==> design/flow/run.sh <==
#!/bin/bash
# the make line also repeats each setting of config.mk as NAME=value (left out here)
make -C /OpenROAD-flow-scripts/flow DESIGN_CONFIG=/design/flow/config.mk WORK_HOME=/design/flow/orfs CLKGATE_MAP_FILE= finish
==> design/flow/config.mk <==
export PLATFORM = sky130hd
export DESIGN_NAME = ALU
export DESIGN_NICKNAME = ALU
export VERILOG_FILES = /design/flow/design.v
export SDC_FILE = /design/flow/constraint.sdc
export NUM_CORES = 4
export LEC_CHECK = 0
export CAP_MARGIN = 25
export CELL_PAD_IN_SITES_DETAIL_PLACEMENT = 0
export CORE_MARGIN = 7
export CORE_UTILIZATION = 58
export CTS_CLUSTER_DIAMETER = 389
export CTS_CLUSTER_SIZE = 98
export PLACE_DENSITY = 0.35
export SETUP_SLACK_MARGIN = 1.31
export SLEW_MARGIN = 20
export TNS_END_PERCENT = 15
==> design/flow/constraint.sdc <==
create_clock -name core_clock -period 7.44 [get_ports {clk}]
set_input_delay 1.4880 -clock core_clock [delete_from_list [all_inputs] [get_ports {clk}]]
set_output_delay 1.4880 -clock core_clock [all_outputs]
set_load 0.01 [all_outputs]
==> design/flow/design.v <==
module ALU #(parameter w = 8) (
    clk, rst, CE, IN_valid, MODE, CMD, OPA, OPB, Cin,
    ERR, RES, OF, COUT, G, L, E);
    input clk;
    input rst;
    input CE;
    input [1:0] IN_valid;
    input MODE;
    input [3:0] CMD;
    input [w-1:0] OPA;
    input [w-1:0] OPB;
    input Cin;
    output reg ERR;
    output reg OF;
    output reg COUT;
    output reg G;
    output reg L;
    output reg E;
    output reg [2*w:0] RES;
reg [1:0] IN_valid_t;
reg [3:0] CMD_t;
reg MODE_t, Cin_t;
reg [w-1:0] OPA_t, OPB_t;
reg ERR_t, OF_t, COUT_t, G_t, L_t, E_t;
reg [2*w:0] RES_t, RES_m;
reg signed [w-1:0] sOPA, sOPB;
reg signed [2*w:0] sRES;
reg [$clog2(w)-1:0] shift_amount;
always @(posedge clk or posedge rst) begin  
    if(rst) begin
        OPA_t <= 0;
        OPB_t <= 0;
        Cin_t <= 0;
        IN_valid_t <= 0;
        MODE_t <= 0;
        CMD_t <= 0; end
     else if(CE) begin
        OPA_t <= OPA;
        OPB_t <= OPB;
        Cin_t <= Cin;
        IN_valid_t <= IN_valid;
        MODE_t <= MODE;
        CMD_t <= CMD; end   
end
always @(*) begin
    ERR_t = 0;    
    sOPA = 0;
    sOPB = 0;
    sRES = 0;
    shift_amount = 0;
    OF_t = 0;
    COUT_t = 0;
    G_t = 0;
    L_t = 0;
    E_t = 0;
    RES_t = 0;
    if(MODE_t) begin
        case(CMD_t)
            4'b0000: begin 
                        if(IN_valid_t == 2'b11) begin
                            RES_t = OPA_t + OPB_t;
                            COUT_t = RES_t[w]; end
                        else ERR_t = 1; end
            4'b0001: begin 
                        if(IN_valid_t == 2'b11) begin
                            RES_t = OPA_t - OPB_t;
                            OF_t = (OPA_t < OPB_t) ? 1 : 0; end
                        else ERR_t = 1; end
            4'b0010: begin 
                        if(IN_valid_t == 2'b11) begin
                            RES_t = OPA_t + OPB_t + Cin_t;
                            COUT_t = RES_t[w]; end
                        else ERR_t = 1; end
            4'b0011: begin 
                        if(IN_valid_t == 2'b11) begin
                            RES_t = OPA_t - OPB_t - Cin_t;
                            OF_t = (OPA_t < (OPB_t + Cin_t)); end
                        else ERR_t = 1; end
            4'b0100: begin 
                        if(IN_valid_t[0] == 1'b1) begin
                            RES_t = OPA_t + 1'b1;
                            COUT_t = RES_t[w]; end
                        else ERR_t = 1; end
            4'b0101: begin 
                        if(IN_valid_t[0] == 1'b1) begin
                            RES_t = OPA_t - 1'b1;
                            OF_t = RES_t[w]; end
                        else ERR_t = 1; end
            4'b0110: begin 
                        if(IN_valid_t[1] == 1'b1) begin
                            RES_t = OPB_t + 1'b1;
                            COUT_t = RES_t[w]; end
                        else ERR_t = 1; end
            4'b0111: begin 
                        if(IN_valid_t[1] == 1'b1) begin
                            RES_t = OPB_t - 1'b1;
                            OF_t = RES_t[w]; end
                        else ERR_t = 1; end
            4'b1000: begin 
                        if(IN_valid_t == 2'b11) begin
                            E_t = (OPA_t == OPB_t) ? 1 : 0;
                            L_t = (OPA_t < OPB_t) ? 1 : 0;
                            G_t = (OPA_t > OPB_t) ? 1 : 0; end
                        else ERR_t = 1; end
            4'b1001: begin 
                        if(IN_valid_t == 2'b11) begin
                            RES_t = (OPA_t + 1) * (OPB_t + 1); end
                        else ERR_t = 1; end
            4'b1010: begin 
                        if(IN_valid_t == 2'b11) begin
                            RES_t = (OPA_t << 1) * OPB_t; end
                        else ERR_t = 1; end
            4'b1011: begin
                        if(IN_valid_t == 2'b11) begin
                            sOPA = $signed(OPA_t);
                            sOPB = $signed(OPB_t);
                            sRES = sOPA + sOPB;
                            RES_t = sRES;
                            OF_t = ((sOPA[w-1] == sOPB[w-1]) && (sRES[w-1] != sOPA[w-1]));
                            E_t = (sOPA == sOPB) ? 1 : 0;
                            L_t = (sOPA < sOPB) ? 1 : 0;
                            G_t = (sOPA > sOPB) ? 1 : 0; end
                        else ERR_t = 1; end
            4'b1100: begin
                        if(IN_valid_t == 2'b11) begin
                            sOPA = $signed(OPA_t);
                            sOPB = $signed(OPB_t);
                            sRES = sOPA - sOPB;
                            RES_t = sRES;
                            OF_t = ((sOPA[w-1] != sOPB[w-1]) && (sRES[w-1] != sOPA[w-1]));
                            E_t = (sOPA == sOPB) ? 1 : 0;
                            L_t = (sOPA < sOPB) ? 1 : 0;
                            G_t = (sOPA > sOPB) ? 1 : 0; end
                        else ERR_t = 1; end
            default: begin
                        RES_t = 0;
                        COUT_t = 1'b0;
                        OF_t = 1'b0;
                        G_t = 1'b0;
                        E_t = 1'b0;
                        L_t = 1'b0;
                        ERR_t = 1'b1; end
             endcase
             end
    else begin 
        case(CMD_t)
          4'b0000: begin
                      if(IN_valid_t == 2'b11) begin
                          RES_t = OPA_t & OPB_t; end
                      else ERR_t = 1; end
          4'b0001: begin
                      if(IN_valid_t == 2'b11) begin
                          RES_t = ~(OPA_t & OPB_t);
                          RES_t[2*w-1 : 8] = 0; end
                      else ERR_t = 1; end
          4'b0010: begin
                      if(IN_valid_t == 2'b11) begin
                          RES_t = OPA_t | OPB_t; end
                      else ERR_t = 1; end
          4'b0011: begin
                      if(IN_valid_t == 2'b11) begin
                          RES_t = ~(OPA_t | OPB_t);
                          RES_t[2*w-1 : 8] = 0; end
                      else ERR_t = 1; end
          4'b0100: begin
                      if(IN_valid_t == 2'b11) begin
                          RES_t = OPA_t ^ OPB_t; end
                      else ERR_t = 1; end
          4'b0101: begin
                      if(IN_valid_t == 2'b11) begin
                          RES_t = ~(OPA_t ^ OPB_t);
                          RES_t[2*w-1 : 8] = 0; end
                      else ERR_t = 1; end
          4'b0110: begin
                      if(IN_valid_t[0] == 1'b1) begin
                          RES_t = ~OPA_t;
                          RES_t[2*w-1 : 8] = 0; end
                      else ERR_t = 1; end
          4'b0111: begin
                      if(IN_valid_t[1] == 1'b1) begin
                          RES_t = ~OPB_t;
                          RES_t[2*w-1 : 8] = 0; end
                      else ERR_t = 1; end
          4'b1000: begin
                      if(IN_valid_t[0] == 1'b1) begin
                          RES_t = OPA_t >> 1; end
                      else ERR_t = 1; end
          4'b1001: begin
                      if(IN_valid_t[0] == 1'b1) begin
                          RES_t = OPA_t << 1; end
                      else ERR_t = 1; end
          4'b1010: begin
                      if(IN_valid_t[1] == 1'b1) begin
                          RES_t = OPB_t >> 1; end
                      else ERR_t = 1; end
          4'b1011: begin
                      if(IN_valid_t[1] == 1'b1) begin
                          RES_t = OPB_t << 1; end
                      else ERR_t = 1; end
          4'b1100: begin 
                      if(IN_valid_t == 2'b11) begin
                          if( |(OPB_t[(w-1) : ($clog2(w)+1)]))
                               ERR_t = 1;
                          else begin
                               shift_amount = OPB_t[$clog2(w)-1:0];
                               RES_t = {1'b0, ((OPA_t << shift_amount) | OPA_t >> (w - shift_amount))}; end end
                      else  ERR_t = 1; end
          4'b1101: begin 
                      if(IN_valid_t == 2'b11) begin
                          if( |(OPB_t[(w-1) : ($clog2(w)+1)]))
                               ERR_t = 1;
                          else begin
                               shift_amount = OPB_t[$clog2(w)-1:0];
                               RES_t = {1'b0, ((OPA_t >> shift_amount) | OPA_t << (w - shift_amount))}; end end
                      else  ERR_t = 1; end
          default: begin
                        RES_t = 0;
                        ERR_t = 1'b1; end
             endcase
             end
end
always @(posedge clk or posedge rst) begin
    if (rst) begin
        RES  <= 0;
        COUT <= 0;
        OF   <= 0;
        G    <= 0;
        L    <= 0;
        E    <= 0;
        ERR  <= 0;
        RES_m <= 0;
    end 
    else if (CE) begin
        if ((CMD_t == 4'b1001 || CMD_t == 4'b1010) && MODE_t == 1) begin
            RES_m <= RES_t;
            RES <= RES_m;
        end
        else
            RES <= RES_t;
            COUT <= COUT_t;
            OF   <= OF_t;
            G    <= G_t;
            L    <= L_t;
            E    <= E_t;
            ERR  <= ERR_t;
  end
end
endmodule
==> results.sh, run 1 <==
# yosys + openroad results
export IMPL_skew_ps=8.29
export IMPL_yosys_cells=1517
export IMPL_hold_start="RES_m[1]$_DFFE_PP0P_"
export IMPL_yosys_area_share_adder_pct=27.2
export IMPL_cp_max_fo=12
export IMPL_finalNetCount=1759
export IMPL_r2r_end="RES[7]$_DFFE_PP0P_"
export IMPL_clock_root_buffer="clkbuf_16"
export IMPL_p_sw_share_pct=52.1
export IMPL_wl_per_cell_um=23.6
export IMPL_ys_top_cells_by_area="fa_1 15%, dfrtp_1 14%, ha_1 12%"
export IMPL_postRouteAntennaNets=0
export IMPL_hold_viol_final=0
export IMPL_setup_viol=0
export IMPL_cts_tree="done"
export IMPL_power_top_group="combinational logic"
export IMPL_via_count=11900
export IMPL_critPathMaxStageDelay_ps=670
export IMPL_grt_pass1_wl_um=65100
export IMPL_place_gp_congestion=1.08
export IMPL_pwr_group_clock_uw=444
export IMPL_yosysSeqAreaShare_pct=13.6
export IMPL_io_buffers=49
export IMPL_final_setup_tns_ps=0
export IMPL_fin_crit_sh_pct=80.0
export IMPL_hold_end="RES_m[1]$_DFFE_PP0P_"
export IMPL_finalMaxSlewViolations=0
export IMPL_drt_wl_total_um=42400
export IMPL_ys_async_sr_fraction_pct=100
export IMPL_grt_pass1_vias=11200
export IMPL_syn_nets=1747
export IMPL_p_per_area_mw_per_mm2=232
export IMPL_reg2reg_depth=19
export IMPL_cts_max_level=3
export IMPL_leakage_uw=0.00585
export IMPL_pre_cts_ws_ps=796
export IMPL_regToRegStartpoint="OPA_t[2]$_DFFE_PP0P_"
export IMPL_initial_core_util_pct=59.7
export IMPL_synth_cell_types=82
export IMPL_top_cell="nor2_1"
export IMPL_cp_endpoint="RES[7]$_DFFE_PP0P_"
export IMPL_yosysTopAreaCell="fa_1"
export IMPL_ys_sh_simple_pct=21.4
export IMPL_p_seq_share_pct=14.6
export IMPL_clock_fmax_mhz=168
export IMPL_dr_pass1_iters=6
export IMPL_yosys_warnings=1
export IMPL_flop_area_mm2=0.00161
export IMPL_ys_sh_xor_pct=6.31
export IMPL_worst_r2r_setup_slack_ps=1490
export IMPL_worst_setup_path_start_kind="flip-flop"
export IMPL_crit_cells=19
export IMPL_cts_hold_buf=0
export IMPL_critPathTopFamily="adder cells"
export IMPL_numSynthFlops=64
export IMPL_cp_end_kind="flip-flop"
export IMPL_cts_num_sinks=64
export IMPL_crit_path_cell_trace="nand3_1 > xnor2_1 > nand2_1 > fa_1 > inv_1 > fa_1 > ha_1 > inv_1 > fa_1 > inv_1 > ha_1 > a211oi_1 > nor2_1 > xor2_1 > a22oi_1 > o22ai_1 > a311oi_1 > o211ai_1 > a221o_1"
export IMPL_edf_count=0
export IMPL_first_iter_violations=1843
export IMPL_mux_area_share_pct=3.13
export IMPL_rows=51
export IMPL_syn_avg_cell_area_um2=7.74
export IMPL_crit_path_start="OPA_t[2]$_DFFE_PP0P_"
export IMPL_synth_cells=1517
export IMPL_common_cells="169 x nor2_1, 150 x nand2_1, 146 x inv_1, 116 x ha_1, 89 x o21ai_0"
export IMPL_p_comb_share_pct=70.7
export IMPL_dp_hpwl_um=32500
export IMPL_whs_path_depth=2
export IMPL_die_w_um=156
export IMPL_pg_comb_uw=2130
export IMPL_path_clk_slew_ps=60
export IMPL_fin_ws_ps=1490
export IMPL_yosysTopAreaCellShare_pct=14.8
export IMPL_clock_latency_ps=350
export IMPL_synth_area_mm2=0.0117
export IMPL_via_per_inst=6.63
export IMPL_io_pins=50
export IMPL_synth_top_flop_cell="dfrtp_1"
export IMPL_hp_class="reg -> reg"
export IMPL_p_int_uw=1440
export IMPL_worstMarginPinSlew_ps=1080
export IMPL_cts_made_buffers=9
export IMPL_warnings=48
export IMPL_antenna_found_initial=0
export IMPL_rsz0062_at_grt="no"
export IMPL_grt_start_max_net_pins=65
export IMPL_aoi_share_pct=20.3
export IMPL_cp_arrival_ps=6180
export IMPL_maxCapViolCount=0
export IMPL_die_area_mm2=0.0244
export IMPL_clk_path_buf_depth=2
export IMPL_criticalPathCategory="reg -> reg"
export IMPL_area_combinational_mm2=0.00933
export IMPL_core_area_mm2=0.0197
export IMPL_crit_slowest_cell="dfrtp_1"
export IMPL_p_clk_share_pct=14.7
export IMPL_gr_usage_all_layers_pct=34.4
export IMPL_drc=0
export IMPL_slew_headroom_pct=26.8
export IMPL_area_growth_pct=10.5
export IMPL_crit_buf_inv=3
export IMPL_post_route_min_period_ps=5950
export IMPL_antenna_cells=0
export IMPL_pg_seq_uw=440
export IMPL_grt_overflow=0
export IMPL_critPathRequiredTime_ps=7670
export IMPL_status="timing/DRC/antenna clean"
export IMPL_ys_area_mm2=0.0117
export IMPL_num_fill_cells=1745
export IMPL_p_sw_uw=1570
export IMPL_vdd_drop_max_v=0.000184
export IMPL_top_logic_kind="adder cells"
export IMPL_die_h_um=156
## layout make-up
class | count | share of cell area [%]
Multi-Input combinational cell | 1208 | 71.9
Sequential cell | 64 | 12.4
Timing Repair Buffer | 88 | 6.09
Inverter | 158 | 4.64
Tap cell | 265 | 2.56
Clock buffer | 10 | 1.84
Clock inverter | 6 | 0.511
## metal layers
metal,global-route usage (%),share of wire [%],wire (um),up-vias
met1,47.9,40,17100,5638
li1,-,-,-,5295
met5,0,0,0,-
met4,15.9,5.5,2350,0
met3,8.80,13,5380,154
met2,49.5,41,17600,840
## timing repair
action | 4_1_cts | 5_1_grt
pin swaps | 0 | 2
gates resized | 13 | 26
endpoints found under the hold margin | 0 | 0
buffers inserted | 0 | 7
endpoints found under the setup margin | 14 | 13
## per-stage QoR
stage | total power (uW) | instance area [um^2] | cells | hold slack (ps) | utilization [%]
global placement | 2430 | 12400 | 1775 | 453 | 63.3
finish | 3010 | 13000 | 1799 | 479 | 66.0
CTS | 2930 | 12800 | 1791 | 476 | 65.2
global route | 3220 | 13000 | 1799 | 499 | 66.0
detailed placement | 2460 | 12400 | 1775 | 462 | 63.3
floorplan | 1840 | 11700 | 1517 | 440 | -
==> run 2, diff against run 1 <==
Settings changed: CAP_MARGIN 25 to 20, CELL_PAD_IN_SITES_DETAIL_PLACEMENT 0 to default, CORE_MARGIN 7 to 2, CORE_UTILIZATION 58 to 21, CTS_CLUSTER_DIAMETER 389 to default, CTS_CLUSTER_SIZE 98 to default, PLACE_DENSITY 0.35 to default, SETUP_SLACK_MARGIN 1.31 to default, TNS_END_PERCENT 15 to default.
Clock period 7.44 ns to 5.8 ns, I/O delays scaled along.
==> run 2 against run 1 <==
Clock skew grew 3.9 ps. Cell count grew 30%. Global-route usage shrank 17 points. Sequential power grew 24%. Worst hold slack gained 1.4 ps. Flip-flop count is the same. First-iteration DRC count shrank 35%. Design area grew 7.4%. Sequential share of layout area shrank 0.92 points. Clock power grew 55%. Synthesized cell count is the same. Largest power group unchanged. Core utilization shrank 41 points.
==> results.sh, run 2 <==
# yosys + openroad results
export IMPL_yosysTopAreaCell="fa_1"
export IMPL_synth_cells=1517
export IMPL_top_logic_kind="adder cells"
export IMPL_aoi_share_pct=20.3
export IMPL_synth_top_flop_cell="dfrtp_1"
export IMPL_edf_count=0
export IMPL_hold_ws_ps=481
export IMPL_grt_pass1_vias=11900
export IMPL_finalNetCount=1810
export IMPL_ys_async_sr_fraction_pct=100
export IMPL_yosys_warnings=1
export IMPL_area_combinational_mm2=0.00930
export IMPL_clk_path_buf_depth=2
export IMPL_p_per_area_mw_per_mm2=291
export IMPL_power_top_group="combinational logic"
export IMPL_post_route_min_period_ps=5550
export IMPL_mux_area_share_pct=3.13
export IMPL_vdd_drop_max_v=0.000140
export IMPL_p_sw_uw=2040
export IMPL_ys_sh_xor_pct=6.31
export IMPL_place_gp_congestion=0.994
export IMPL_pg_seq_uw=546
export IMPL_die_w_um=240
export IMPL_skew_ps=12.2
export IMPL_flop_area_mm2=0.00161
export IMPL_maxCapViolCount=0
export IMPL_cts_num_sinks=64
export IMPL_die_h_um=240
export IMPL_worst_r2r_setup_slack_ps=250
export IMPL_wl_per_cell_um=21.5
export IMPL_syn_nets=1747
export IMPL_ys_top_cells_by_area="fa_1 15%, dfrtp_1 14%, ha_1 12%"
export IMPL_cts_made_buffers=9
export IMPL_p_comb_share_pct=69.5
export IMPL_crit_slowest_cell="fa_1"
export IMPL_cp_endpoint="RES[16]$_DFFE_PP0P_"
export IMPL_antenna_cells=0
export IMPL_core_area_mm2=0.0552
export IMPL_total_power_uw=4050
export IMPL_crit_path_start="OPB_t[4]$_DFFE_PP0P_"
export IMPL_worstMarginPinSlew_ps=1280
export IMPL_pwr_group_clock_uw=688
export IMPL_yosys_cells=1517
export IMPL_syn_avg_cell_area_um2=7.74
export IMPL_hp_class="reg -> reg"
export IMPL_grt_start_max_net_pins=65
export IMPL_hold_end="RES_m[2]$_DFFE_PP0P_"
export IMPL_setup_viol=0
export IMPL_synth_cell_types=82
export IMPL_antenna_found_initial=1
export IMPL_reg2reg_depth=20
export IMPL_r2r_end="RES[16]$_DFFE_PP0P_"
export IMPL_cts_max_level=3
export IMPL_fin_cells=2333
export IMPL_clock_root_buffer="clkbuf_16"
export IMPL_p_int_uw=2010
export IMPL_common_cells="169 x nor2_1, 150 x nand2_1, 146 x inv_1, 116 x ha_1, 89 x o21ai_0"
export IMPL_pg_comb_uw=2820
export IMPL_status="timing/DRC/antenna clean"
export IMPL_criticalPathCategory="reg -> reg"
export IMPL_dp_hpwl_um=39300
export IMPL_slew_headroom_pct=14.4
export IMPL_whs_path_depth=2
export IMPL_hold_viol_final=0
export IMPL_finalMaxSlewViolations=0
export IMPL_cp_arrival_ps=5820
export IMPL_drt_wl_total_um=50100
export IMPL_p_clk_share_pct=17.0
export IMPL_num_fill_cells=6028
export IMPL_warnings=46
export IMPL_path_clk_slew_ps=70
export IMPL_io_buffers=49
export IMPL_clock_fmax_mhz=180
export IMPL_worst_setup_path_start_kind="flip-flop"
export IMPL_yosys_area_share_adder_pct=27.2
export IMPL_numSynthFlops=64
export IMPL_grtUsageMet3_pct=3.26
export IMPL_crit_cells=20
export IMPL_postRouteAntennaNets=0
export IMPL_grt_pass1_wl_um=75400
export IMPL_grt_overflow=0
export IMPL_dr_pass1_iters=6
export IMPL_clock_latency_ps=370
export IMPL_via_count=12000
export IMPL_grt_util_met1_pct=22.0
export IMPL_p_seq_share_pct=13.5
export IMPL_cts_hold_buf=0
export IMPL_ys_sh_simple_pct=21.4
export IMPL_critPathMaxStageDelay_ps=550
export IMPL_top_cell="nor2_1"
export IMPL_initial_core_util_pct=21.3
export IMPL_gr_usage_all_layers_pct=17.5
export IMPL_via_per_inst=5.16
export IMPL_rows=86
export IMPL_hold_start="RES_m[2]$_DFFE_PP0P_"
export IMPL_p_sw_share_pct=50.5
export IMPL_fin_crit_sh_pct=95.7
export IMPL_die_area_mm2=0.0578
export IMPL_cts_tree="done"
export IMPL_area_growth_pct=18.7
export IMPL_leakage_uw=0.00611
export IMPL_first_iter_violations=1205
export IMPL_cp_end_kind="flip-flop"
export IMPL_io_pins=50
export IMPL_synth_area_mm2=0.0117
export IMPL_gr_usage_met2_pct=28.4
export IMPL_cpMostUsedCell="fa_1"
export IMPL_crit_buf_inv=3
export IMPL_critPathTopFamily="adder cells"
export IMPL_cp_max_fo=9
export IMPL_crit_path_cell_trace="nand4_1 > nor3_2 > xnor2_1 > buf_4 > nor2_1 > fa_1 > fa_1 > fa_1 > inv_1 > fa_1 > inv_1 > ha_1 > and3_1 > a22o_1 > o41ai_4 > o21ai_2 > and2_1 > o21ai_0 > a211oi_1 > o31ai_1"
export IMPL_grt_busiest_layer="met2"
export IMPL_regToRegStartpoint="OPB_t[4]$_DFFE_PP0P_"
export IMPL_drc=0
export IMPL_placed_cells=2314
export IMPL_critPathRequiredTime_ps=6070
export IMPL_ys_area_mm2=0.0117
export IMPL_yosysTopAreaCellShare_pct=14.8
export IMPL_yosysSeqAreaShare_pct=13.6
==> run 2: per-layer routing <==
metal	share of wire [%]	vias up
met5	0.022	-
met1	40	5879
li1	-	5401
met2	46	608
met3	8.5	149
met4	5.4	2
==> run 2: metrics by stage <==
step | util, % | worst slack [ps] | TNS, ps | cell area (um^2)
2_1_floorplan | - | 11.3 | 0 | 11800
3_3_place_gp | 24.4 | 54.6 | 0 | 13500
3_5_place_dp | 24.5 | 26.5 | 0 | 13500
4_1_cts | 25.1 | 71.7 | 0 | 13900
5_1_grt | 25.3 | -25.3 | -25.3 | 13900
6_report | 25.3 | 247 | 0 | 13900
==> run 2: what timing repair did <==
| item | 4_1_cts | 5_1_grt |
|---|---|---|
| resized | 1 | 13 |
| setup buffers | 0 | 3 |
| endpoints found under the setup margin | 1 | 7 |
| pin swaps | 0 | 2 |
==> run 2: layout make-up <==
type                            instances  share of cell area [%]
Inverter                              158                    4.25
Clock inverter                          7                   0.898
Timing Repair Buffer                  139                    8.33
Sequential cell                        64                    11.5
Tap cell                              748                    6.71
Clock buffer                            9                    1.62
Multi-Input combinational cell       1208                    66.7
==> run 3, diff against run 2 <==
Settings changed: CORE_ASPECT_RATIO from default to 1.32, CORE_UTILIZATION 21 to 40, GPL_ROUTABILITY_DRIVEN from default to 0, MAX_ROUTING_LAYER from default to met4.
Clock period 5.8 ns to 6.0 ns, I/O delays scaled along.
==> run 3 against run 2 <==
Still clean on timing, DRC and antenna. Worst setup slack lost 11 ps. First-iteration DRC count shrank 5.3%. Fmax shrank 3.7%. Sequential power shrank 2%. Register-to-register slack is essentially flat. Die size shrank 47%. Clock skew shrank 2.5 ps. Area after synthesis is the same. Critical path depth shrank 2. Largest cell class unchanged.
==> results.sh, run 3 <==
# yosys + openroad results
export IMPL_numSynthFlops=64
export IMPL_yosys_warnings=1
export IMPL_crit_slowest_cell="fa_1"
export IMPL_mux_area_share_pct=3.13
export IMPL_crit_cells=18
export IMPL_ys_sh_xor_pct=6.31
export IMPL_path_clk_slew_ps=60
export IMPL_crit_path_start="OPA_t[2]$_DFFE_PP0P_"
export IMPL_cpMostUsedCell="fa_1"
export IMPL_ys_area_mm2=0.0117
export IMPL_syn_avg_cell_area_um2=7.74
export IMPL_r2r_end="RES[6]$_DFFE_PP0P_"
export IMPL_io_buffers=49
export IMPL_pg_comb_uw=2650
export IMPL_worst_r2r_setup_slack_ps=240
export IMPL_first_iter_violations=1141
export IMPL_yosysSeqAreaShare_pct=13.6
export IMPL_finalNetCount=1791
export IMPL_finalMaxSlewViolations=0
export IMPL_p_int_uw=1890
export IMPL_cts_tree="done"
export IMPL_slew_headroom_pct=19.2
export IMPL_rows=72
export IMPL_aoi_share_pct=20.3
export IMPL_via_count=11900
export IMPL_antenna_found_initial=0
export IMPL_io_pins=50
export IMPL_die_h_um=201
export IMPL_regToRegStartpoint="OPA_t[2]$_DFFE_PP0P_"
export IMPL_num_fill_cells=2927
export IMPL_ys_top_cells_by_area="fa_1 15%, dfrtp_1 14%, ha_1 12%"
export IMPL_worst_setup_path_start_kind="flip-flop"
export IMPL_flop_area_mm2=0.00160
export IMPL_dp_hpwl_um=34200
export IMPL_fin_crit_sh_pct=96.1
export IMPL_post_route_min_period_ps=5760
export IMPL_p_comb_share_pct=69.2
export IMPL_reg2reg_depth=18
export IMPL_whs_path_depth=2
export IMPL_area_combinational_mm2=0.00922
export IMPL_cts_num_sinks=64
export IMPL_postRouteAntennaNets=0
export IMPL_via_per_inst=6.14
export IMPL_drc=0
export IMPL_grt_overflow=0
export IMPL_p_clk_share_pct=16.9
export IMPL_hold_start="RES_m[1]$_DFFE_PP0P_"
export IMPL_power_top_group="combinational logic"
export IMPL_synth_cell_types=82
export IMPL_syn_nets=1747
export IMPL_final_setup_tns_ps=0
export IMPL_edf_count=0
export IMPL_cp_end_kind="flip-flop"
export IMPL_clock_fmax_mhz=173
export IMPL_p_sw_share_pct=50.7
export IMPL_synth_cells=1517
export IMPL_yosysTopAreaCell="fa_1"
export IMPL_ys_async_sr_fraction_pct=100
export IMPL_fin_ws_ps=236
export IMPL_area_growth_pct=12.8
export IMPL_hold_end="RES_m[1]$_DFFE_PP0P_"
export IMPL_critPathMaxStageDelay_ps=570
export IMPL_top_cell="nor2_1"
export IMPL_initial_core_util_pct=40.3
export IMPL_wl_per_cell_um=23.0
export IMPL_criticalPathCategory="reg -> reg"
export IMPL_setup_viol=0
export IMPL_die_area_mm2=0.0308
export IMPL_synth_area_mm2=0.0117
export IMPL_cp_arrival_ps=5970
export IMPL_rsz0062_at_grt="no"
export IMPL_cp_endpoint="RES[6]$_DFFE_PP0P_"
export IMPL_cts_hold_buf=0
export IMPL_maxCapViolCount=0
export IMPL_hold_viol_final=0
export IMPL_critPathRequiredTime_ps=6210
export IMPL_top_logic_kind="adder cells"
export IMPL_warnings=46
export IMPL_cp_max_fo=8
export IMPL_core_area_mm2=0.0291
export IMPL_crit_buf_inv=3
export IMPL_grt_start_max_net_pins=65
export IMPL_skew_ps=9.72
export IMPL_yosysTopAreaCellShare_pct=14.8
export IMPL_dr_pass1_iters=6
export IMPL_hp_class="reg -> reg"
export IMPL_p_sw_uw=1940
export IMPL_vdd_drop_max_v=0.000238
export IMPL_common_cells="169 x nor2_1, 150 x nand2_1, 146 x inv_1, 116 x ha_1, 89 x o21ai_0"
export IMPL_leakage_uw=0.00599
export IMPL_yosys_area_share_adder_pct=27.2
export IMPL_pwr_group_clock_uw=648
export IMPL_synth_top_flop_cell="dfrtp_1"
export IMPL_drt_wl_total_um=44600
export IMPL_antenna_cells=0
export IMPL_grt_pass1_vias=12000
export IMPL_p_seq_share_pct=13.9
export IMPL_clock_root_buffer="clkbuf_16"
export IMPL_cts_made_buffers=9
export IMPL_pre_cts_ws_ps=194
export IMPL_critPathTopFamily="adder cells"
export IMPL_ys_sh_simple_pct=21.4
export IMPL_yosys_cells=1517
export IMPL_grt_pass1_wl_um=69300
export IMPL_gr_usage_all_layers_pct=29.8
export IMPL_pg_seq_uw=534
export IMPL_clock_latency_ps=360
export IMPL_clk_path_buf_depth=2
export IMPL_worstMarginPinSlew_ps=1180
export IMPL_status="timing/DRC/antenna clean"
export IMPL_die_w_um=153
export IMPL_cts_max_level=3
export IMPL_crit_path_cell_trace="nand3_1 > xnor2_1 > nand2_1 > fa_1 > inv_1 > fa_1 > ha_1 > inv_1 > fa_1 > inv_1 > fa_1 > xor2_1 > a22oi_1 > o22ai_1 > nor3_1 > o221ai_1 > a211oi_1 > o221ai_1"
export IMPL_p_per_area_mw_per_mm2=289
==> run 3: metal layers <==
metal  vias to the layer above  part of all wire, %  GRT usage (%)
met3                       164                  8.1           4.53
met5                         -                    0              -
met2                       614                   46           47.0
li1                       5359                    -              -
met1                      5744                   38           34.8
met4                         0                  8.2           21.0
==> run 3: per-stage QoR <==
stage                     area, um^2  total power (uW)  utilization [%]  hold slack (ps)  std cells
after floorplan                11800              2290                -              440       1517
after global placement         12900              3110             44.3              458       1919
after detailed placement       12900              3130             44.3              462       1919
after CTS                      13200              3800             45.5              477       1935
after global routing           13200              4130             45.5              509       1936
final                          13200              3830             45.5              478       1936
==> run 3: repair_timing <==
item	4_1_cts	5_1_grt
resized	0	4
endpoints found under the hold margin	0	0
endpoints found under the setup margin	0	2
buffers inserted	0	1
==> run 3: final cells by class <==
cell class	instances	area share, %
clock inverter	7	0.944
inverter	158	4.48
timing repair buffer	120	7.69
sequential	64	12.1
multi-input combinational	1208	69.6
clock buffer	9	1.70
tap	370	3.49
==> run 4, diff against run 3 <==
Settings changed: CAP_MARGIN 20 to 5, CORE_ASPECT_RATIO 1.32 to default, CORE_UTILIZATION 40 to 68, CTS_CLUSTER_DIAMETER from default to 33, CTS_CLUSTER_SIZE from default to 33, GPL_ROUTABILITY_DRIVEN 0 to default, MAX_ROUTING_LAYER met4 to default, SETUP_SLACK_MARGIN from default to -0.29, SLEW_MARGIN 20 to 40, TNS_END_PERCENT from default to 5.
Clock period 6.0 ns to 4.97 ns, I/O delays scaled along.
==> run 4 against run 3 <==
Now fails the layout checks on max-capacitance violations, max-slew violations, negative setup slack. Sequential share of layout area is 1.1 points lower. Clock-buffer cell count up 2. Sequential power grew 23%. Worst setup slack lost 1600 ps.
==> results.sh, run 4 <==
# yosys + openroad results
export IMPL_place_gp_congestion=1.10
export IMPL_p_sw_share_pct=51.5
export IMPL_edf_count=0
export IMPL_postRouteAntennaNets=0
export IMPL_initial_core_util_pct=68.8
export IMPL_cp_endpoint="RES_m[16]$_DFFE_PP0P_"
export IMPL_worst_r2r_setup_slack_ps=-1320
export IMPL_crit_path_start="OPA_t[5]$_DFFE_PP0P_"
export IMPL_synth_cell_types=82
export IMPL_yosysSeqAreaShare_pct=13.6
export IMPL_pre_cts_ws_ps=-654
export IMPL_gr_usage_all_layers_pct=58.9
export IMPL_drc=0
export IMPL_common_cells="169 x nor2_1, 150 x nand2_1, 146 x inv_1, 116 x ha_1, 89 x o21ai_0"
export IMPL_grt_overflow=0
export IMPL_clock_latency_ps=360
export IMPL_cts_max_level=3
export IMPL_hold_end="RES_m[6]$_DFFE_PP0P_"
export IMPL_p_per_area_mw_per_mm2=418
export IMPL_ys_sh_xor_pct=6.31
export IMPL_ys_top_cells_by_area="fa_1 15%, dfrtp_1 14%, ha_1 12%"
export IMPL_drt_wl_total_um=56000
export IMPL_setup_viol=23
export IMPL_aoi_share_pct=20.3
export IMPL_finalMaxSlewViolations=5
export IMPL_io_pins=50
export IMPL_worstMarginPinSlew_ps=1590
export IMPL_clock_fmax_mhz=159
export IMPL_ys_async_sr_fraction_pct=100
export IMPL_clk_path_buf_depth=2
export IMPL_core_area_mm2=0.0171
export IMPL_pg_seq_uw=656
export IMPL_yosys_area_share_adder_pct=27.2
export IMPL_p_seq_share_pct=10.8
export IMPL_critPathTopFamily="XOR/XNOR gates"
export IMPL_dp_hpwl_um=36800
export IMPL_mux_area_share_pct=3.13
export IMPL_io_buffers=49
export IMPL_critPathRequiredTime_ps=5180
export IMPL_final_setup_tns_ps=-14090
export IMPL_r2r_end="RES_m[16]$_DFFE_PP0P_"
export IMPL_warnings=50
export IMPL_area_growth_pct=24.3
export IMPL_pwr_group_clock_uw=777
export IMPL_numSynthFlops=64
export IMPL_synth_area_mm2=0.0117
export IMPL_grt_pass1_wl_um=80400
export IMPL_via_per_inst=7.44
export IMPL_via_count=14300
export IMPL_yosysTopAreaCell="fa_1"
export IMPL_finalNetCount=1915
export IMPL_critPathMaxStageDelay_ps=1320
export IMPL_syn_avg_cell_area_um2=7.74
export IMPL_rsz0062_at_grt="yes"
export IMPL_die_area_mm2=0.0183
export IMPL_utilization_pct=85.6
export IMPL_cp_arrival_ps=6500
export IMPL_hold_viol_final=0
export IMPL_power_top_group="combinational logic"
export IMPL_reg2reg_depth=20
export IMPL_fin_ws_ps=-1320
export IMPL_p_clk_share_pct=12.7
export IMPL_criticalPathCategory="reg -> reg"
export IMPL_cts_hold_buf=0
export IMPL_ys_area_mm2=0.0117
export IMPL_grt_pass1_vias=13900
export IMPL_yosys_warnings=1
export IMPL_top_logic_kind="adder cells"
export IMPL_antenna_found_initial=2
export IMPL_whs_path_depth=2
export IMPL_crit_slowest_cell="xnor2_1"
export IMPL_vdd_drop_max_v=0.000682
export IMPL_cp_max_fo=5
export IMPL_yosys_cells=1517
export IMPL_syn_nets=1747
export IMPL_top_cell="nor2_1"
export IMPL_fin_crit_sh_pct=126
export IMPL_cts_tree="done"
export IMPL_violations="max-capacitance violations, max-slew violations, negative setup slack"
export IMPL_first_iter_violations=3068
export IMPL_crit_buf_inv=4
export IMPL_die_h_um=135
export IMPL_wl_per_cell_um=29.2
export IMPL_slew_headroom_pct=-6.67
export IMPL_clock_root_buffer="clkbuf_16"
export IMPL_skew_ps=11.9
export IMPL_rows=48
export IMPL_die_w_um=135
export IMPL_p_int_uw=2960
export IMPL_leakage_uw=0.00676
export IMPL_grt_start_max_net_pins=57
export IMPL_crit_path_cell_trace="nand2_1 > nor2_1 > buf_4 > nand3_1 > buf_4 > buf_4 > or2_2 > fa_1 > inv_1 > ha_1 > ha_1 > ha_1 > xnor2_1 > xnor2_1 > xnor2_1 > nor2_1 > o21ai_0 > o2111ai_1 > a211oi_2 > o21ai_0"
export IMPL_maxCapViolCount=1
export IMPL_dr_pass1_iters=13
export IMPL_regToRegStartpoint="OPA_t[5]$_DFFE_PP0P_"
export IMPL_synth_cells=1517
export IMPL_yosysTopAreaCellShare_pct=14.8
export IMPL_synth_top_flop_cell="dfrtp_1"
export IMPL_cts_made_buffers=9
export IMPL_cts_num_sinks=64
export IMPL_cp_end_kind="flip-flop"
export IMPL_p_sw_uw=3140
export IMPL_worst_setup_path_start_kind="flip-flop"
export IMPL_status="failed layout checks"
export IMPL_hold_start="RES_m[6]$_DFFE_PP0P_"
export IMPL_p_comb_share_pct=76.5
export IMPL_hp_class="reg -> reg"
export IMPL_ys_sh_simple_pct=21.4
export IMPL_path_clk_slew_ps=70
export IMPL_post_route_min_period_ps=6290
export IMPL_pg_comb_uw=4660
export IMPL_crit_cells=20
run 4: cell type report:
| class | instances | area [um^2] |
|---|---|---|
| Multi-Input combinational cell | 1208 | 9730 |
| Fill cell | 899 | 2460 |
| Timing Repair Buffer | 244 | 2010 |
| Sequential cell | 64 | 1610 |
| Inverter | 158 | 608 |
| Tap cell | 225 | 282 |
| Clock buffer | 11 | 243 |
| Clock inverter | 5 | 104 |
| Antenna cell | 3 | 7.51 |
run 4: stage by stage:
step	cell area, um^2	cells	hold WS, ps	total power [uW]
after global placement	13600	1875	453	4120
after global routing	14600	1915	503	6320
after CTS	14400	1914	470	5300
after detailed placement	13600	1875	459	4320
final	14600	1918	496	6090
after floorplan	12000	1517	440	2850
run 4: routing by layer:
layer  track usage [%]  vias to the layer above  wire length, um  part of all wire, %
met1              66.0                     6488            17800                   32
met3              32.4                      640            10100                   18
met2              82.7                     1545            21500                   38
li1                  -                     5593                -                    -
met5              3.61                        -              245                 0.44
met4              45.6                       10             6310                   11
run 4: repair_timing:
action	CTS	global route
buffers inserted	31	1
pin swaps	42	20
resized	67	33
endpoints found under the setup margin	20	20
==> run 5, diff against run 4 <==
Settings changed: CAP_MARGIN 5 to 20, CORE_UTILIZATION 68 to 60, CTS_CLUSTER_DIAMETER 33 to default, CTS_CLUSTER_SIZE 33 to default, SETUP_SLACK_MARGIN -0.29 to 1.05, SLEW_MARGIN 40 to 20, TNS_END_PERCENT 5 to default.
Clock period 4.97 ns to 4.11 ns, I/O delays scaled along.
==> run 5 against run 4 <==
The layout fails its checks (negative setup slack). Sequential power is 21% higher. Power is 26% higher. Area after synthesis stayed put. Global-route usage is 9.8 points lower. First-iteration DRC count is 35% lower. Cell count is 5.5% higher. Clock power is 2% higher. Wire length is 6.3% lower. Fmax is 12% higher. Via count is 5.3% lower. Sequential share of layout area is 0.81 points lower. Largest cell class unchanged. Largest power group unchanged.
==> results.sh, run 5 <==
# yosys + openroad results
export IMPL_gr_usage_all_layers_pct=49.1
export IMPL_area_growth_pct=34.3
export IMPL_crit_cells=21
export IMPL_p_per_area_mw_per_mm2=488
export IMPL_vdd_drop_max_v=0.000526
export IMPL_common_cells="169 x nor2_1, 150 x nand2_1, 146 x inv_1, 116 x ha_1, 89 x o21ai_0"
export IMPL_syn_nets=1747
export IMPL_first_iter_violations=1999
export IMPL_critPathRequiredTime_ps=4360
export IMPL_grt_pass1_vias=13100
export IMPL_syn_avg_cell_area_um2=7.74
export IMPL_synth_cell_types=82
export IMPL_fin_ws_ps=-1500
export IMPL_clock_latency_ps=370
export IMPL_cp_endpoint="RES[14]$_DFFE_PP0P_"
export IMPL_grt_pass1_wl_um=75200
export IMPL_p_comb_share_pct=79.3
export IMPL_pwr_group_clock_uw=794
export IMPL_crit_path_cell_trace="buf_4 > buf_6 > nand3_2 > xnor2_2 > or2_2 > fa_1 > inv_2 > fa_1 > fa_1 > inv_1 > fa_1 > inv_2 > ha_4 > and3_4 > a22o_4 > nor2_2 > xnor2_1 > a22oi_1 > o221ai_2 > and2_4 > a221o_1"
export IMPL_numSynthFlops=64
export IMPL_place_gp_congestion=1.11
export IMPL_yosys_area_share_adder_pct=27.2
export IMPL_critPathTopFamily="adder cells"
export IMPL_num_fill_cells=1257
export IMPL_skew_ps=25.7
export IMPL_dr_pass1_iters=8
export IMPL_worstMarginPinSlew_ps=1200
export IMPL_initial_core_util_pct=60.7
export IMPL_violations="negative setup slack"
export IMPL_antenna_found_initial=0
export IMPL_wl_per_cell_um=25.9
export IMPL_yosysTopAreaCell="fa_1"
export IMPL_slew_headroom_pct=19.7
export IMPL_cp_arrival_ps=5850
export IMPL_drc=0
export IMPL_leakage_uw=0.00714
export IMPL_cp_end_kind="flip-flop"
export IMPL_cts_num_sinks=64
export IMPL_hold_start="E$_DFFE_PP0P_"
export IMPL_worst_r2r_setup_slack_ps=-1500
export IMPL_ys_area_mm2=0.0117
export IMPL_core_area_mm2=0.0193
export IMPL_hold_viol_final=0
export IMPL_criticalPathCategory="reg -> reg"
export IMPL_via_count=13500
export IMPL_antenna_cells=0
export IMPL_p_int_uw=3810
export IMPL_ys_async_sr_fraction_pct=100
export IMPL_finalNetCount=1984
export IMPL_die_area_mm2=0.0207
export IMPL_rsz0062_at_grt="yes"
export IMPL_warnings=51
export IMPL_placed_cells=1975
export IMPL_yosysTopAreaCellShare_pct=14.8
export IMPL_yosys_cells=1517
export IMPL_power_top_group="combinational logic"
export IMPL_ys_sh_xor_pct=6.31
export IMPL_hold_ws_ps=494
export IMPL_clk_path_buf_depth=2
export IMPL_ys_sh_simple_pct=21.4
export IMPL_drt_wl_total_um=52500
export IMPL_finalMaxSlewViolations=0
export IMPL_pre_cts_ws_ps=-1320
export IMPL_via_per_inst=6.68
export IMPL_r2r_end="RES[14]$_DFFE_PP0P_"
export IMPL_pg_comb_uw=6100
export IMPL_post_route_min_period_ps=5610
export IMPL_cp_max_fo=4
export IMPL_crit_path_start="OPA_t[0]$_DFFE_PP0P_"
export IMPL_synth_cells=1517
export IMPL_yosys_warnings=1
export IMPL_worst_setup_path_start_kind="flip-flop"
export IMPL_critPathMaxStageDelay_ps=750
export IMPL_synth_top_flop_cell="dfrtp_1"
export IMPL_clock_root_buffer="clkbuf_16"
export IMPL_aoi_share_pct=20.3
export IMPL_setup_viol=24
export IMPL_crit_buf_inv=5
export IMPL_p_sw_uw=3880
export IMPL_edf_count=0
export IMPL_dp_hpwl_um=37900
export IMPL_die_w_um=144
export IMPL_regToRegStartpoint="OPA_t[0]$_DFFE_PP0P_"
export IMPL_cpMostUsedCell="fa_1"
export IMPL_p_seq_share_pct=10.3
export IMPL_hp_class="reg -> reg"
export IMPL_die_h_um=144
export IMPL_top_logic_kind="adder cells"
export IMPL_path_clk_slew_ps=90
export IMPL_cts_tree="done"
export IMPL_pg_seq_uw=794
export IMPL_maxCapViolCount=0
export IMPL_cts_made_buffers=9
export IMPL_io_buffers=49
export IMPL_hold_end="E$_DFFE_PP0P_"
export IMPL_whs_path_depth=1
export IMPL_cts_max_level=3
export IMPL_p_clk_share_pct=10.3
export IMPL_grt_overflow=0
export IMPL_reg2reg_depth=21
export IMPL_grt_start_max_net_pins=65
export IMPL_clock_fmax_mhz=178
export IMPL_status="failed layout checks"
export IMPL_crit_slowest_cell="fa_1"
export IMPL_io_pins=50
export IMPL_rows=51
export IMPL_mux_area_share_pct=3.13
export IMPL_p_sw_share_pct=50.4
export IMPL_ys_top_cells_by_area="fa_1 15%, dfrtp_1 14%, ha_1 12%"
export IMPL_utilization_pct=81.6
export IMPL_top_cell="nor2_1"
export IMPL_yosysSeqAreaShare_pct=13.6
export IMPL_fin_cells=2024
export IMPL_cts_hold_buf=0
export IMPL_fin_crit_sh_pct=136
export IMPL_postRouteAntennaNets=0
export IMPL_synth_area_mm2=0.0117
-- run 5: layer usage --
metal  vias up  track usage, %  part of all wire [%]
met5         -            3.01                  0.15
met4         2            32.0                   8.0
met3       312            17.3                    15
met2      1109            71.1                    41
met1      6343            61.6                    36
li1       5757               -                     -
-- run 5: per-stage QoR --
step	cell area [um^2]	setup TNS, ps	power, uW
after floorplan	12200	-17390	3610
after global placement	14300	-23230	5270
after detailed placement	14300	-25780	5420
after CTS	15200	-21510	6600
after global routing	15800	-29780	8030
final	15800	-26760	7690
-- run 5: final cells by class --
| class | instances | area, um^2 | area share, % |
|---|---|---|---|
| Clock inverter | 7 | 48.8 | 0.309 |
| Timing Repair Buffer | 313 | 2670 | 16.9 |
| Multi-Input combinational cell | 1208 | 10300 | 65.1 |
| Sequential cell | 64 | 1610 | 10.2 |
| Inverter | 158 | 622 | 3.94 |
| Tap cell | 265 | 332 | 2.10 |
| Clock buffer | 9 | 225 | 1.43 |
-- run 5: repair_timing --
action,in CTS,in global routing
pin swaps,77,43
setup endpoints to repair,33,34
resized,131,98
buffers inserted,18,15
==> run 6, diff against run 5 <==
Settings changed: CORE_UTILIZATION 60 to 24, SETUP_SLACK_MARGIN 1.05 to default.
Clock period 4.11 ns to 9.05 ns, I/O delays scaled along.
==> run 6 against run 5 <==
The run now finishes clean. Fmax shrank 20%. Design area fell by 16%. First-iteration DRC count decreased by 34%. Area after synthesis stayed put. Die size is 140% higher. Sequential power is 54% lower. Worst setup slack better by 3600 ps. Clock skew decreased by 6.0 ps. Largest power group unchanged. Clock power decreased by 51%. Flip-flop count unchanged. Combinational power decreased by 71%.
==> results.sh, run 6 <==
# yosys + openroad results
export IMPL_status="timing/DRC/antenna clean"
export IMPL_num_fill_cells=5337
export IMPL_wl_per_cell_um=21.8
export IMPL_fin_cells=2147
export IMPL_rows=81
export IMPL_warnings=46
export IMPL_regToRegStartpoint="OPA_t[1]$_DFFE_PP0P_"
export IMPL_yosysSeqAreaShare_pct=13.6
export IMPL_grt_overflow=0
export IMPL_critPathTopFamily="adder cells"
export IMPL_reg2reg_depth=19
export IMPL_ys_sh_simple_pct=21.4
export IMPL_via_per_inst=5.46
export IMPL_die_w_um=225
export IMPL_synth_top_flop_cell="dfrtp_1"
export IMPL_clk_path_buf_depth=2
export IMPL_syn_nets=1747
export IMPL_top_logic_kind="adder cells"
export IMPL_yosys_area_share_adder_pct=27.2
export IMPL_synth_cell_types=82
export IMPL_dr_pass1_iters=6
export IMPL_rsz0062_at_grt="no"
export IMPL_p_comb_share_pct=69.8
export IMPL_clock_root_buffer="clkbuf_16"
export IMPL_critPathMaxStageDelay_ps=870
export IMPL_pwr_group_clock_uw=388
export IMPL_aoi_share_pct=20.3
export IMPL_worst_r2r_setup_slack_ps=2080
export IMPL_yosysTopAreaCell="fa_1"
export IMPL_yosys_cells=1517
export IMPL_grt_pass1_wl_um=71300
export IMPL_mux_area_share_pct=3.13
export IMPL_synth_area_mm2=0.0117
export IMPL_p_sw_uw=1330
export IMPL_dp_hpwl_um=36000
export IMPL_synth_cells=1517
export IMPL_io_buffers=49
export IMPL_crit_path_start="OPA_t[1]$_DFFE_PP0P_"
export IMPL_path_clk_slew_ps=80
export IMPL_crit_cells=19
export IMPL_cts_max_level=3
export IMPL_cts_num_sinks=64
export IMPL_finalNetCount=1749
export IMPL_leakage_uw=0.00575
export IMPL_p_int_uw=1160
export IMPL_antenna_found_initial=1
export IMPL_area_growth_pct=12.3
export IMPL_setup_viol=0
export IMPL_p_per_area_mw_per_mm2=189
export IMPL_p_sw_share_pct=53.3
export IMPL_crit_path_cell_trace="clkinv_1 > ha_1 > inv_1 > nor2_1 > fa_1 > fa_1 > fa_1 > inv_1 > fa_1 > inv_1 > ha_1 > and3_1 > a22o_1 > o41ai_1 > o21ai_0 > and2_1 > o21ai_0 > a211oi_1 > o31ai_1"
export IMPL_criticalPathCategory="reg -> reg"
export IMPL_hold_viol_final=0
export IMPL_postRouteAntennaNets=0
export IMPL_place_gp_congestion=1.06
export IMPL_grt_pass1_vias=11500
export IMPL_critPathRequiredTime_ps=9320
export IMPL_gr_usage_all_layers_pct=18.5
export IMPL_drc=0
export IMPL_maxCapViolCount=0
export IMPL_io_pins=50
export IMPL_cpMostUsedCell="fa_1"
export IMPL_common_cells="169 x nor2_1, 150 x nand2_1, 146 x inv_1, 116 x ha_1, 89 x o21ai_0"
export IMPL_cts_made_buffers=9
export IMPL_via_count=11700
export IMPL_placed_cells=2130
export IMPL_yosys_warnings=1
export IMPL_ys_area_mm2=0.0117
export IMPL_pg_seq_uw=362
export IMPL_clock_latency_ps=360
export IMPL_cp_endpoint="RES[16]$_DFFE_PP0P_"
export IMPL_initial_core_util_pct=24.1
export IMPL_cts_hold_buf=0
export IMPL_fin_crit_sh_pct=77.0
export IMPL_fin_ws_ps=2080
export IMPL_crit_buf_inv=4
export IMPL_first_iter_violations=1312
export IMPL_edf_count=0
export IMPL_hp_class="reg -> reg"
export IMPL_finalMaxSlewViolations=0
export IMPL_hold_start="RES_m[10]$_DFFE_PP0P_"
export IMPL_drt_wl_total_um=46700
export IMPL_die_area_mm2=0.0507
export IMPL_cp_end_kind="flip-flop"
export IMPL_p_clk_share_pct=15.6
export IMPL_worst_setup_path_start_kind="flip-flop"
export IMPL_cts_resized_gates=0
export IMPL_cp_arrival_ps=7240
export IMPL_cts_setup_buffers=0
export IMPL_skew_ps=19.7
export IMPL_p_seq_share_pct=14.6
export IMPL_pre_cts_ws_ps=2220
export IMPL_ys_async_sr_fraction_pct=100
export IMPL_pg_comb_uw=1740
export IMPL_ys_top_cells_by_area="fa_1 15%, dfrtp_1 14%, ha_1 12%"
export IMPL_grt_start_max_net_pins=65
export IMPL_numSynthFlops=64
export IMPL_worstMarginPinSlew_ps=1100
export IMPL_power_top_group="combinational logic"
export IMPL_die_h_um=225
export IMPL_ys_sh_xor_pct=6.31
export IMPL_final_setup_tns_ps=0
export IMPL_hold_end="RES_m[10]$_DFFE_PP0P_"
export IMPL_clock_fmax_mhz=143
export IMPL_whs_path_depth=2
export IMPL_syn_avg_cell_area_um2=7.74
export IMPL_cts_tree="done"
export IMPL_r2r_end="RES[16]$_DFFE_PP0P_"
export IMPL_core_area_mm2=0.0486
export IMPL_crit_slowest_cell="dfrtp_1"
export IMPL_yosysTopAreaCellShare_pct=14.8
export IMPL_top_cell="nor2_1"
export IMPL_post_route_min_period_ps=6970
export IMPL_vdd_drop_max_v=0.000164
export IMPL_cp_max_fo=19
export IMPL_slew_headroom_pct=25.8
-- run 6: routing by layer --
layer | vias to the layer above | GRT usage (%) | wire, um
met2 | 570 | 29.6 | 21100
met4 | 0 | 11.2 | 3220
met3 | 133 | 3.00 | 3540
li1 | 5281 | - | -
met5 | - | 0 | 0
met1 | 5728 | 23.4 | 18900
-- run 6: cell type report --
class	count	area, um^2	share of cell area [%]
diodes	1	2.50	0.0190
clock buffers	9	225	1.71
clock inverters	7	80.1	0.607
inverters	158	593	4.50
multi-input cells	1208	9200	69.8
flip-flops and latches	64	1600	12.1
well taps	622	778	5.90
repair buffers	78	703	5.33
-- run 6: stage by stage --
step	cell area, um^2	power, uW	hold slack [ps]	util, %
floorplan	11700	1510	440	-
global placement	12900	2060	457	26.5
detailed placement	12900	2060	463	26.5
CTS	13200	2470	478	27.1
global route	13200	2680	502	27.1
finish	13200	2490	475	27.1
==> run 7, diff against run 6 <==
Settings changed: CAP_MARGIN 20 to 0, CELL_PAD_IN_SITES_DETAIL_PLACEMENT from default to 0, CORE_UTILIZATION 24 to 70, CTS_CLUSTER_DIAMETER from default to 26, CTS_CLUSTER_SIZE from default to 19, SETUP_SLACK_MARGIN from default to 0.7.
Clock period 9.05 ns to 5.86 ns, I/O delays scaled along.
==> run 7 against run 6 <==
Die size fell by 65%. The flow now stops in global routing (5_1_grt). Area after synthesis did not move. Synthesized cell count did not move.
==> results.sh, run 7 <==
# flow metrics
export IMPL_ys_sh_xor_pct=6.31
export IMPL_io_buffers=49
export IMPL_top_logic_kind="adder cells"
export IMPL_rows=47
export IMPL_status="aborted with a tool error"
export IMPL_common_cells="169 x nor2_1, 150 x nand2_1, 146 x inv_1, 116 x ha_1, 89 x o21ai_0"
export IMPL_clk_path_buf_depth=2
export IMPL_synth_top_flop_cell="dfrtp_1"
export IMPL_yosys_area_share_adder_pct=27.2
export IMPL_gr_usage_all_layers_pct=70.8
export IMPL_ys_area_mm2=0.0117
export IMPL_yosysTopAreaCellShare_pct=14.8
export IMPL_syn_avg_cell_area_um2=7.74
export IMPL_die_h_um=134
export IMPL_die_area_mm2=0.0178
export IMPL_synth_cell_types=82
export IMPL_io_pins=50
export IMPL_synth_cells=1517
export IMPL_edf_count=0
export IMPL_cts_made_buffers=9
export IMPL_yosysSeqAreaShare_pct=13.6
export IMPL_top_cell="nor2_1"
export IMPL_ys_async_sr_fraction_pct=100
export IMPL_die_w_um=134
export IMPL_ys_sh_simple_pct=21.4
export IMPL_numSynthFlops=64
export IMPL_cts_num_sinks=64
export IMPL_initial_core_util_pct=71.3
export IMPL_dp_hpwl_um=33100
export IMPL_cts_hold_buf=0
export IMPL_clock_root_buffer="clkbuf_16"
export IMPL_core_area_mm2=0.0165
export IMPL_syn_nets=1747
export IMPL_place_gp_congestion=1.13
export IMPL_grt_overflow=9
export IMPL_lastStage="global routing (5_1_grt)"
export IMPL_placed_cells=1756
export IMPL_synth_area_mm2=0.0117
export IMPL_firstError="[ERROR GRT-0232] Routing congestion too high. Check the congestion heatmap in the GUI."
export IMPL_ys_top_cells_by_area="fa_1 15%, dfrtp_1 14%, ha_1 12%"
export IMPL_yosysTopAreaCell="fa_1"
export IMPL_pre_cts_ws_ps=205
export IMPL_yosys_warnings=1
export IMPL_mux_area_share_pct=3.13
export IMPL_cts_max_level=3
export IMPL_yosys_cells=1517
export IMPL_aoi_share_pct=20.3
[run 7: layer usage]
metal | GRT usage [%] | overflow
met2 | 87.2 | 3
met3 | 55.8 | 0
met5 | 21.1 | 0
met1 | 73.3 | 0
met4 | 65.1 | 6
[run 7: through the flow]
stage	util (%)	cell area [um^2]	hold slack, ps
2_1_floorplan	-	12100	440
3_5_place_dp	77.9	12800	463
3_3_place_gp	77.9	12800	453
4_1_cts	85.2	14000	477
[run 7: repair_timing]
item | in CTS
endpoints found under the setup margin | 20
cloned | 1
pin swaps | 36
gates resized | 72
setup buffers | 64
==> run 8, diff against run 7 <==
Settings changed: CAP_MARGIN 0 to 20, CELL_PAD_IN_SITES_DETAIL_PLACEMENT 0 to default, CORE_UTILIZATION 70 to 69, CTS_CLUSTER_DIAMETER 26 to default, CTS_CLUSTER_SIZE 19 to default, PLACE_DENSITY_LB_ADDON from default to 0.0, SETUP_SLACK_MARGIN 0.7 to default, TNS_END_PERCENT from default to 20.
Clock period 5.86 ns to 5.31 ns, I/O delays scaled along.
==> run 8 against run 7 <==
Now fails the layout checks on negative setup slack. Synthesized cell count unchanged. Area after synthesis unchanged. Die size up 1.4%.
==> results.sh, run 8 <==
# yosys + openroad results
export IMPL_top_cell="nor2_1"
export IMPL_power_top_group="combinational logic"
export IMPL_core_area_mm2=0.0166
export IMPL_p_sw_uw=2570
export IMPL_violations="negative setup slack"
export IMPL_leakage_uw=0.00640
export IMPL_slew_headroom_pct=26.8
export IMPL_antenna_found_initial=1
export IMPL_num_fill_cells=975
export IMPL_dr_pass1_iters=11
export IMPL_cts_tree="done"
export IMPL_drt_wl_total_um=48700
export IMPL_via_count=13400
export IMPL_gr_usage_all_layers_pct=50.6
export IMPL_critPathTopFamily="adder cells"
export IMPL_status="failed layout checks"
export IMPL_cp_max_fo=10
export IMPL_synth_area_mm2=0.0117
export IMPL_ys_async_sr_fraction_pct=100
export IMPL_finalNetCount=1850
export IMPL_hold_start="RES_m[3]$_DFFE_PP0P_"
export IMPL_cts_num_sinks=64
export IMPL_edf_count=0
export IMPL_mux_area_share_pct=3.13
export IMPL_skew_ps=5.62
export IMPL_clock_latency_ps=350
export IMPL_area_combinational_mm2=0.00965
export IMPL_die_h_um=134
export IMPL_regToRegStartpoint="OPB_t[0]$_DFFE_PP0P_"
export IMPL_ys_area_mm2=0.0117
export IMPL_critPathMaxStageDelay_ps=560
export IMPL_place_gp_congestion=1.15
export IMPL_fin_crit_sh_pct=104
export IMPL_cp_arrival_ps=5770
export IMPL_pre_cts_ws_ps=-182
export IMPL_p_int_uw=2500
export IMPL_worstMarginPinSlew_ps=1100
export IMPL_warnings=48
export IMPL_dp_hpwl_um=34700
export IMPL_final_setup_tns_ps=-1080
export IMPL_rows=47
export IMPL_p_comb_share_pct=74.0
export IMPL_vdd_drop_max_v=0.000503
export IMPL_pwr_group_clock_uw=698
export IMPL_synth_top_flop_cell="dfrtp_1"
export IMPL_die_area_mm2=0.0181
export IMPL_p_clk_share_pct=13.8
export IMPL_ys_sh_simple_pct=21.4
export IMPL_yosysSeqAreaShare_pct=13.6
export IMPL_ys_sh_xor_pct=6.31
export IMPL_maxCapViolCount=0
export IMPL_numSynthFlops=64
export IMPL_grt_pass1_wl_um=69500
export IMPL_grt_pass1_vias=12600
export IMPL_crit_slowest_cell="fa_1"
export IMPL_worst_setup_path_start_kind="flip-flop"
export IMPL_synth_cells=1517
export IMPL_pg_comb_uw=3760
export IMPL_die_w_um=134
export IMPL_synth_cell_types=82
export IMPL_hold_viol_final=0
export IMPL_path_clk_slew_ps=60
export IMPL_crit_path_start="OPB_t[0]$_DFFE_PP0P_"
export IMPL_syn_avg_cell_area_um2=7.74
export IMPL_postRouteAntennaNets=0
export IMPL_clock_fmax_mhz=181
export IMPL_r2r_end="RES_m[14]$_DFFE_PP0P_"
export IMPL_flop_area_mm2=0.00161
export IMPL_antenna_cells=0
export IMPL_top_layer="met5"
export IMPL_yosysTopAreaCell="fa_1"
export IMPL_yosys_area_share_adder_pct=27.2
export IMPL_io_pins=50
export IMPL_whs_path_depth=2
export IMPL_first_iter_violations=2584
export IMPL_crit_buf_inv=5
export IMPL_grt_overflow=0
export IMPL_top_logic_kind="adder cells"
export IMPL_cts_hold_buf=0
export IMPL_fin_ws_ps=-217
export IMPL_dr_wl_met3_um=7920
export IMPL_clock_root_buffer="clkbuf_16"
export IMPL_hold_end="RES_m[3]$_DFFE_PP0P_"
export IMPL_grt_start_max_net_pins=65
export IMPL_finalMaxSlewViolations=0
export IMPL_critPathRequiredTime_ps=5550
export IMPL_rsz0062_at_grt="yes"
export IMPL_post_route_min_period_ps=5530
export IMPL_ys_top_cells_by_area="fa_1 15%, dfrtp_1 14%, ha_1 12%"
export IMPL_wl_met1_um=16200
export IMPL_cp_end_kind="flip-flop"
export IMPL_p_seq_share_pct=12.2
export IMPL_crit_path_cell_trace="ha_4 > xor2_1 > buf_4 > nand2_1 > fa_1 > inv_1 > fa_1 > ha_1 > inv_1 > fa_1 > inv_2 > fa_2 > a21o_1 > a22o_1 > buf_4 > o41ai_4 > o21ai_2 > and2_4 > nor2_1 > a22oi_1 > o21ai_0"
export IMPL_yosys_warnings=1
export IMPL_p_sw_share_pct=50.6
export IMPL_common_cells="169 x nor2_1, 150 x nand2_1, 146 x inv_1, 116 x ha_1, 89 x o21ai_0"
export IMPL_initial_core_util_pct=70.8
export IMPL_yosysTopAreaCellShare_pct=14.8
export IMPL_pg_seq_uw=619
export IMPL_wl_per_cell_um=26.4
export IMPL_yosys_cells=1517
export IMPL_p_per_area_mw_per_mm2=363
export IMPL_cts_made_buffers=9
export IMPL_syn_nets=1747
export IMPL_drc=0
export IMPL_io_buffers=49
export IMPL_criticalPathCategory="reg -> reg"
export IMPL_aoi_share_pct=20.3
export IMPL_setup_viol=12
export IMPL_cp_endpoint="RES_m[14]$_DFFE_PP0P_"
export IMPL_cpMostUsedCell="fa_1"
export IMPL_area_growth_pct=19.1
export IMPL_clk_path_buf_depth=2
export IMPL_via_per_inst=7.24
export IMPL_reg2reg_depth=21
export IMPL_cts_max_level=3
export IMPL_worst_r2r_setup_slack_ps=-220
export IMPL_crit_cells=21
export IMPL_hp_class="reg -> reg"
export IMPL_wl_met2_um=19900
## run 8: per-layer routing
| metal | up-vias | track usage, % |
|---|---|---|
| li1 | 5477 | - |
| met1 | 6079 | 61.4 |
| met2 | 1299 | 77.0 |
| met3 | 509 | 18.9 |
| met4 | 2 | 29.8 |
| met5 | - | 0 |
## run 8: per-stage QoR
step                      std cells  total power, uW  utilization [%]  hold slack (ps)  cell area (um^2)
after floorplan                1517             2660                -              440             11900
after global routing           1845             5270             84.3              512             14000
after detailed placement       1816             3780             79.2              471             13100
final                          1845             5070             84.3              493             14000
after CTS                      1832             4510             81.6              490             13500
after global placement         1816             3650             79.2              457             13100
## run 8: cell type report
type | instances | share of cell area, %
Timing Repair Buffer | 179 | 10.8
Multi-Input combinational cell | 1208 | 69.0
Sequential cell | 64 | 11.5
Clock buffer | 14 | 1.96
Tap cell | 220 | 1.97
Inverter | 158 | 4.30
Clock inverter | 2 | 0.429
## run 8: what timing repair did
action | 4_1_cts | 5_1_grt
pin swaps | 1 | 36
setup endpoints to repair | 11 | 20
buffers inserted | 0 | 13
resized | 15 | 79
==> run 9, diff against run 8 <==
Settings changed: ABC_AREA from default to 1, CAP_MARGIN 20 to 25, CELL_PAD_IN_SITES_DETAIL_PLACEMENT from default to 0, CORE_UTILIZATION 69 to 68, CTS_CLUSTER_SIZE from default to 85, HOLD_SLACK_MARGIN from default to 0.3, PLACE_DENSITY from default to 0.67, PLACE_DENSITY_LB_ADDON 0.0 to default, SETUP_SLACK_MARGIN from default to -0.7, TNS_END_PERCENT 20 to default.
Clock period 5.31 ns to 4.33 ns, I/O delays scaled along.
==> run 9 against run 8 <==
The layout still fails its checks (negative setup slack). Area after synthesis is 4.7% higher. Global-route usage is 0.62 points higher. Worst setup slack worse by 960 ps. Design area is 6.4% higher. Critical path depth is 3 higher. Clock-buffer cell count is 5 lower. Clock power is 19% higher. Cell count is 23% higher. Flip-flop count stayed put. First-iteration DRC count is 24% higher. Register-to-register slack worse by 960 ps. Largest cell class unchanged.
==> results.sh, run 9 <==
# yosys + openroad results
export IMPL_cts_made_buffers=9
export IMPL_fin_ws_ps=-1180
export IMPL_synth_cell_types=63
export IMPL_via_count=15400
export IMPL_crit_buf_inv=4
export IMPL_yosysTopAreaCell="nand2_1"
export IMPL_criticalPathCategory="reg -> reg"
export IMPL_synth_top_flop_cell="dfrtp_1"
export IMPL_io_pins=50
export IMPL_crit_slowest_cell="fa_2"
export IMPL_edf_count=0
export IMPL_cts_tree="done"
export IMPL_critPathTopFamily="adder cells"
export IMPL_place_area_mm2=0.0139
export IMPL_yosys_warnings=1
export IMPL_flop_area_mm2=0.00161
export IMPL_postRouteAntennaNets=0
export IMPL_synth_cells=1870
export IMPL_rsz0062_at_grt="yes"
export IMPL_cp_arrival_ps=5760
export IMPL_yosysTopAreaCellShare_pct=15.2
export IMPL_top_logic_kind="simple AND/OR/NAND/NOR gates"
export IMPL_hp_class="reg -> reg"
export IMPL_clock_root_buffer="clkbuf_16"
export IMPL_skew_ps=7.51
export IMPL_fin_crit_sh_pct=127
export IMPL_first_iter_violations=3209
export IMPL_area_combinational_mm2=0.00952
export IMPL_ys_area_mm2=0.0123
export IMPL_antenna_found_initial=0
export IMPL_yosys_cells=1870
export IMPL_cpMostUsedCell="nand2_1"
export IMPL_ys_top_cells_by_area="nand2_1 15%, fa_1 14%, dfrtp_1 13%"
export IMPL_p_sw_share_pct=52.9
export IMPL_r2r_end="RES[16]$_DFFE_PP0P_"
export IMPL_drt_wl_total_um=54600
export IMPL_wl_per_cell_um=24.0
export IMPL_grt_overflow=0
export IMPL_leakage_uw=0.00781
export IMPL_syn_nets=2100
export IMPL_p_per_area_mw_per_mm2=430
export IMPL_pwr_group_clock_uw=833
export IMPL_finalMaxSlewViolations=0
export IMPL_core_area_mm2=0.0178
export IMPL_hold_ws_ps=482
export IMPL_rows=49
export IMPL_hold_start="RES_m[7]$_DFFE_PP0P_"
export IMPL_slew_headroom_pct=39.1
export IMPL_yosys_area_share_adder_pct=26.0
export IMPL_violations="negative setup slack"
export IMPL_p_int_uw=3010
export IMPL_crit_path_start="OPB_t[0]$_DFFE_PP0P_"
export IMPL_pg_comb_uw=4800
export IMPL_num_fill_cells=1126
export IMPL_worstMarginPinSlew_ps=912
export IMPL_mux_area_share_pct=0
export IMPL_status="failed layout checks"
export IMPL_die_area_mm2=0.0192
export IMPL_drc=0
export IMPL_cts_hold_buf=0
export IMPL_finalNetCount=2269
export IMPL_setup_viol=25
export IMPL_power_top_group="combinational logic"
export IMPL_critPathMaxStageDelay_ps=670
export IMPL_syn_avg_cell_area_um2=6.57
export IMPL_pg_seq_uw=758
export IMPL_final_setup_tns_ps=-22110
export IMPL_numSynthFlops=64
export IMPL_worst_setup_path_start_kind="flip-flop"
export IMPL_grt_pass1_wl_um=76800
export IMPL_die_h_um=138
==> run 9: area by class of cell <==
cell class	count	share of cell area, %
sequential	64	10.8
timing repair buffer	230	12.6
clock buffer	9	1.51
inverter	329	8.42
tap	229	1.93
multi-input combinational	1405	64.0
clock inverter	7	0.698
==> run 9: stage by stage <==
stage	utilization (%)	power [uW]
3_5_place_dp	77.8	4410
4_1_cts	81.1	5450
5_1_grt	83.4	6630
3_3_place_gp	77.8	4330
2_1_floorplan	-	3040
6_report	83.4	6390
==> run 9: what timing repair did <==
action	4_1_cts	5_1_grt
resized	50	92
setup endpoints to repair	21	22
pin swaps	23	43
gates cloned	0	0
buffers inserted	14	19
==> run 9: routing by layer <==
metal	wire length [um]	GRT usage (%)
met1	17700	62.7
met2	21700	75.8
met3	8980	17.0
met4	6180	36.8
met5	0	0
Power figures rest on the tool's default switching activity, not on a simulated workload.
